build 62:
## ieee754multiplier
module ieee754multiplier (
    input logic clk, rst_n,
    input logic [31:0] a_i,
    input logic [31:0] b_i,
    input logic start_i,
    output logic done_o,
    output logic nan_o,
    output logic inifinit_o,
    output logic overflow_o,
    output logic underflow_o,
    output logic [31:0] product_o
);
typedef enum logic[1:0] {
    INITIAL_STATE = 2'b00,
    MULTIPLY_STEP = 2'b01,
    RESULT_VERIFICATION_STEP = 2'b10,
    DONE = 2'b11
} MULTIPLIER_FSM_STATE;
MULTIPLIER_FSM_STATE current_state;
logic [31:0] a_r, b_r;  
logic signal_a, signal_b;
logic [7:0] exponent_a, exponent_b;
logic [23:0] mantissa_a, mantissa_b;  
logic [47:0] mantissa_temp;
logic [9:0] exponent_temp;
logic [31:0] product_r;      
logic [1:0]  exponent_hi_r;  
always_comb begin : MULTIPLIER_COMB_BLOCK
    signal_a = a_r[31];  
    signal_b = b_r[31];  
    exponent_a = a_r[30:23];  
    exponent_b = b_r[30:23];  
    mantissa_a[23] = 1;
    mantissa_a[22:0] = a_r[22:0];   
    mantissa_b[23] = 1;
    mantissa_b[22:0] = b_r[22:0];   
    if (mantissa_a[22-:23] == 0 || mantissa_b[22-:23] == 0) begin  
        mantissa_temp = 0;  
        exponent_temp = 0;  
    end else begin
        mantissa_temp = mantissa_a * mantissa_b;  
        exponent_temp = exponent_a + exponent_b - 127;  
        if (mantissa_temp[47] == 1) begin  
            mantissa_temp = mantissa_temp >> 1;  
            exponent_temp = exponent_temp + 1;  
        end
    end
end
always_ff @(posedge clk, negedge rst_n) begin : MULTIPLIER_FF_BLOCK
    if(!rst_n) begin
        current_state <= INITIAL_STATE;
        a_r <= 32'b0;
        b_r <= 32'b0;
        product_r <= 32'b0;
        exponent_hi_r <= 2'b0;
        done_o <= 1'b0;
        nan_o <= 1'b0;
        inifinit_o <= 1'b0;
        overflow_o <= 1'b0;
        underflow_o <= 1'b0;
        product_o <= 32'b0;
    end else begin
        case (current_state)
            INITIAL_STATE, DONE: begin
                done_o <= 1'b0;
                if (start_i) begin
                    a_r <= a_i;
  ...
Size: roughly 3,600 cells after synthesis, roughly 140 flip-flops, roughly 0.027 mm² of cells after synthesis.
Settings: LEC_CHECK=0, ABC_AREA=1, CAP_MARGIN=20, CELL_PAD_IN_SITES_DETAIL_PLACEMENT=0, CELL_PAD_IN_SITES_GLOBAL_PLACEMENT=1, CORE_ASPECT_RATIO=0.77, CORE_MARGIN=10, CORE_UTILIZATION=50, CTS_CLUSTER_DIAMETER=92, CTS_CLUSTER_SIZE=77, GPL_ROUTABILITY_DRIVEN=1, GPL_TIMING_DRIVEN=0, HOLD_SLACK_MARGIN=-0.03, MAX_ROUTING_LAYER=met4, MIN_ROUTING_LAYER=met2, SLEW_MARGIN=20, TNS_END_PERCENT=20; clock period 12.3 ns.
run.sh (not shown) runs the stock make flow with config.mk's settings and CLKGATE_MAP_FILE=.
Tool error GRT-0116 stopped build 62 during global routing (5_1_grt); no final results.
What build 59 does differently from build 62 at the input level:
- TNS_END_PERCENT changed from 20 to 15
- HOLD_SLACK_MARGIN removed (was -0.03)
- CORE_MARGIN changed from 10 to 7
- GPL_TIMING_DRIVEN removed (was 0)
- CELL_PAD_IN_SITES_GLOBAL_PLACEMENT removed (was 1)
- CTS_CLUSTER_SIZE removed (was 77)
- CORE_ASPECT_RATIO changed from 0.77 to 0.5
- MIN_ROUTING_LAYER removed (was met2)
- MAX_ROUTING_LAYER removed (was met4)
- ABC_AREA removed (was 1)
- CTS_CLUSTER_DIAMETER removed (was 92)
- CELL_PAD_IN_SITES_DETAIL_PLACEMENT removed (was 0)
- CAP_MARGIN changed from 20 to 0
- GPL_ROUTABILITY_DRIVEN removed (was 1)
- the clock period (ns, I/O delays scaled along) changed from 12.3 to 9.0
- Having completed the whole flow, build 59 delivered a layout that passed the timing, DRC and antenna checks.
- Build 62 → build 59: chip area line of the yosys report has decreased, die size went down 10%, area fraction in compound gates grew by 1.9 points, per-instance average area after synthesis saw an increase.
- Build 59 vs build 62: xor-xnor portion of the synthesized cell area up in build 59
- Distinct cell type count of the synthesized netlist was higher in the run labelled build 59.
- Build 62 → build 59: half-perimeter wire length after placement now smaller; post-cts hold buffer count comparable.
- Max synthesized cell count across build 59 and build 62: build 62
#### Input delta (build 63 over build 59)
- setting PLACE_DENSITY_LB_ADDON to 0.23 for the first time
- changing CORE_UTILIZATION from 50 to 72
## What came out
The slowest library cell on the worst path comes out sky130_fd_sc_hd__dfrtp_1 in one run and sky130_fd_sc_hd__fa_1 in the other, namely in build 59 and build 63 respectively. Origin of the worst setup path = b_r[7]: build 59; origin of the worst setup path = b_r[8]: build 63. The met3 layer wire length in the routed design in build 63 sits 4000 µm above the value recorded for build 59. Build 63 vs. build 59: part of the cycle the worst path needs -1.0 points, non-clock buffer area fraction after layout ~0 delta, overall die area -29%, last weighted congestion value of the routability-driven placer +0.10. Number of buffer and inverter stages on the critical path came out higher on build 63 than on build 59.
Here is what was changed in the inputs of build 9 compared with build 63.
- removing PLACE_DENSITY_LB_ADDON (formerly 0.23)
- setting SETUP_SLACK_MARGIN to -0.9 for the first time
- setting GPL_TIMING_DRIVEN to 1 for the first time
- changing TNS_END_PERCENT from 15 to 35
- setting ABC_AREA to 1 for the first time
- changing CORE_UTILIZATION from 72 to 25
- setting GPL_ROUTABILITY_DRIVEN to 0 for the first time
- changing CORE_MARGIN from 7 to 2
- removing CORE_ASPECT_RATIO (formerly 0.5)
- changing CAP_MARGIN from 0 to 20
Findings:
- Re global-route usage: build 9 is 20 points down on build 63.
- The final cell utilization of the core of build 9 is lower than that of build 63.
- Of the two candidates, build 63 has the worse final setup slack of the worst path and build 9 the better one.
- Against build 63 as the reference, build 9 delivers a lower buffering overhead.


Setup of job 6834:
The RTL this note starts from:
==> flow/design.v <==
module ieee754multiplier (
    input logic clk, rst_n,
    input logic [31:0] a_i,
    input logic [31:0] b_i,
    input logic start_i,
    output logic done_o,
    output logic nan_o,
    output logic inifinit_o,
    output logic overflow_o,
    output logic underflow_o,
    output logic [31:0] product_o
);
typedef enum logic[1:0] {
    INITIAL_STATE = 2'b00,
    MULTIPLY_STEP = 2'b01,
    RESULT_VERIFICATION_STEP = 2'b10,
    DONE = 2'b11
} MULTIPLIER_FSM_STATE;
MULTIPLIER_FSM_STATE current_state;
logic [31:0] a_r, b_r;  
logic signal_a, signal_b;
logic [7:0] exponent_a, exponent_b;
logic [23:0] mantissa_a, mantissa_b;  
logic [47:0] mantissa_temp;
logic [9:0] exponent_temp;
logic [31:0] product_r;      
logic [1:0]  exponent_hi_r;  
always_comb begin : MULTIPLIER_COMB_BLOCK
    signal_a = a_r[31];  
    signal_b = b_r[31];  
    exponent_a = a_r[30:23];  
    exponent_b = b_r[30:23];  
    mantissa_a[23] = 1;
    mantissa_a[22:0] = a_r[22:0];   
    mantissa_b[23] = 1;
    mantissa_b[22:0] = b_r[22:0];   
    if (mantissa_a[22-:23] == 0 || mantissa_b[22-:23] == 0) begin  
        mantissa_temp = 0;  
        exponent_temp = 0;  
    end else begin
        mantissa_temp = mantissa_a * mantissa_b;  
        exponent_temp = exponent_a + exponent_b - 127;  
        if (mantissa_temp[47] == 1) begin  
            mantissa_temp = mantissa_temp >> 1;  
            exponent_temp = exponent_temp + 1;  
        end
    end
end
always_ff @(posedge clk, negedge rst_n) begin : MULTIPLIER_FF_BLOCK
    if(!rst_n) begin
        current_state <= INITIAL_STATE;
        a_r <= 32'b0;
        b_r <= 32'b0;
        product_r <= 32'b0;
        exponent_hi_r <= 2'b0;
        done_o <= 1'b0;
        nan_o <= 1'b0;
        inifinit_o <= 1'b0;
        overflow_o <= 1'b0;
        underflow_o <= 1'b0;
        product_o <= 32'b0;
    end else begin
        case (current_state)
            INITIAL_STATE, DONE: begin
                done_o <= 1'b0;
                if (start_i) begin
                    a_r <= a_i;
                    b_r <= b_i;
                    current_state <= MULTIPLY_STEP;
                end else begin
                    current_state <= INITIAL_STATE;
                end
            end
            MULTIPLY_STEP: begin
                product_r[31] <= signal_a ^ signal_b;  
                product_r[30:23] <= exponent_temp[7:0];  
                product_r[22:0] <= mantissa_temp[45:23];  
                exponent_hi_r <= exponent_temp[9:8];
                current_state <= RESULT_VERIFICATION_STEP;
            end
            RESULT_VERIFICATION_STEP: begin
                nan_o <= 1'b0;
                inifinit_o <= 1'b0;
                overflow_o <= 1'b0;
                underflow_o <= 1'b0;
                product_o <= product_r;
                if (product_r[30:23] == 8'hFF && product_r[22:0] != 23'b00) begin
                    nan_o <= 1'b1;
                    product_o <= 32'b00;
                end else if (product_r[30:23] == 8'b11111111 && product_r[22:0] == 23'b0) begin
                    inifinit_o <= 1'b1;
                end else if (exponent_hi_r[0] == 1'b1 || exponent_hi_r[1] == 1'b1) begin
                    overflow_o <= 1'b1;
                    product_o <= 32'h7FFFFFFF;
                end else if (product_r[30:23] == 8'b00000000) begin
                    underflow_o <= 1'b1;
                    product_o <= 32'b00;
                end
                done_o <= 1'b1;
                current_state <= DONE;
            end
        endcase
    end
end
endmodule
make LEC_CHECK=0 ABC_AREA=1 CAP_MARGIN=20 CORE_MARGIN=2 CORE_UTILIZATION=65 CTS_CLUSTER_SIZE=95 SLEW_MARGIN=20 finish   # period 3.48 ns
To summarise job 6834: no stage aborted, but the layout did not pass its checks, failing on negative setup slack.
## Diff of input files: job 2897 against job 6834
# job 6834
export LEC_CHECK = 0
export ABC_AREA = 1
export CAP_MARGIN = 20
export CORE_MARGIN = 2
export CORE_UTILIZATION = 65
export CTS_CLUSTER_SIZE = 95
export SLEW_MARGIN = 20
create_clock -name core_clock -period 3.48 [get_ports {clk}]
# job 2897
export LEC_CHECK = 0
export CAP_MARGIN = 20
export CORE_MARGIN = 2
export CORE_UTILIZATION = 50
export SLEW_MARGIN = 20
create_clock -name core_clock -period 9.0 [get_ports {clk}]
==> results <==
Relative to job 6834, minimum hold slack increased by 360 ps in job 2897.
Per the final summary, job 2897 finished and its layout is clean on timing, DRC and antenna.
NOTE: routed wire length in job 2897 falls short of that of job 6834
Job 2897 vs job 6834: depth of the most critical reg-to-reg path down by more than a quarter
[inputs] job 4350 vs job 2897
# job 2897
export LEC_CHECK = 0
export CAP_MARGIN = 20
export CORE_MARGIN = 2
export CORE_UTILIZATION = 50
export SLEW_MARGIN = 20
create_clock -name core_clock -period 9.0 [get_ports {clk}]
# job 4350
export LEC_CHECK = 0
export ABC_AREA = 1
export CAP_MARGIN = 20
export CELL_PAD_IN_SITES_DETAIL_PLACEMENT = 1
export CORE_ASPECT_RATIO = 1.21
export CORE_MARGIN = 2
export CORE_UTILIZATION = 25
export GPL_ROUTABILITY_DRIVEN = 0
export GPL_TIMING_DRIVEN = 1
export SETUP_SLACK_MARGIN = -0.8
export SLEW_MARGIN = 20
export TNS_END_PERCENT = 35
create_clock -name core_clock -period 9.0 [get_ports {clk}]
Findings:
Lower number of ordinary inverters in the final layout among job 2897 and job 4350: job 2897. Summary of job 4350 over job 2897: fill cell total of the finished layout rose 8,543, met2 layer wire length in the routed design now sits higher, final net count higher, non-filler instance count after layout picked up an extra 45%. Critical path capture point = exponent_hi_r[0]$_DFFE_PN0P_: job 4350; critical path capture point = product_r[0]$_DFFE_PN0P_: job 2897.
Inputs modified between job 4350 and job 5407:
# job 4350
export LEC_CHECK = 0
export ABC_AREA = 1
export CAP_MARGIN = 20
export CELL_PAD_IN_SITES_DETAIL_PLACEMENT = 1
export CORE_ASPECT_RATIO = 1.21
export CORE_MARGIN = 2
export CORE_UTILIZATION = 25
export GPL_ROUTABILITY_DRIVEN = 0
export GPL_TIMING_DRIVEN = 1
export SETUP_SLACK_MARGIN = -0.8
export SLEW_MARGIN = 20
export TNS_END_PERCENT = 35
create_clock -name core_clock -period 9.0 [get_ports {clk}]
# job 5407
export LEC_CHECK = 0
export CAP_MARGIN = 20
export CORE_ASPECT_RATIO = 0.5
export CORE_MARGIN = 2
export CORE_UTILIZATION = 72
export CTS_CLUSTER_DIAMETER = 154
export CTS_CLUSTER_SIZE = 100
export SLEW_MARGIN = 20
create_clock -name core_clock -period 9.0 [get_ports {clk}]
Findings:
- The number of vias after detailed routing number comes out higher for job 4350 vs job 5407.
- Sequential share of layout area, job 5407 and job 4350, higher one = job 5407.
- Looking at floorplan core density across job 5407 and job 4350, the one that comes out higher is job 5407.
- Max unique cell type count in the Yosys netlist across job 5407 and job 4350: job 5407
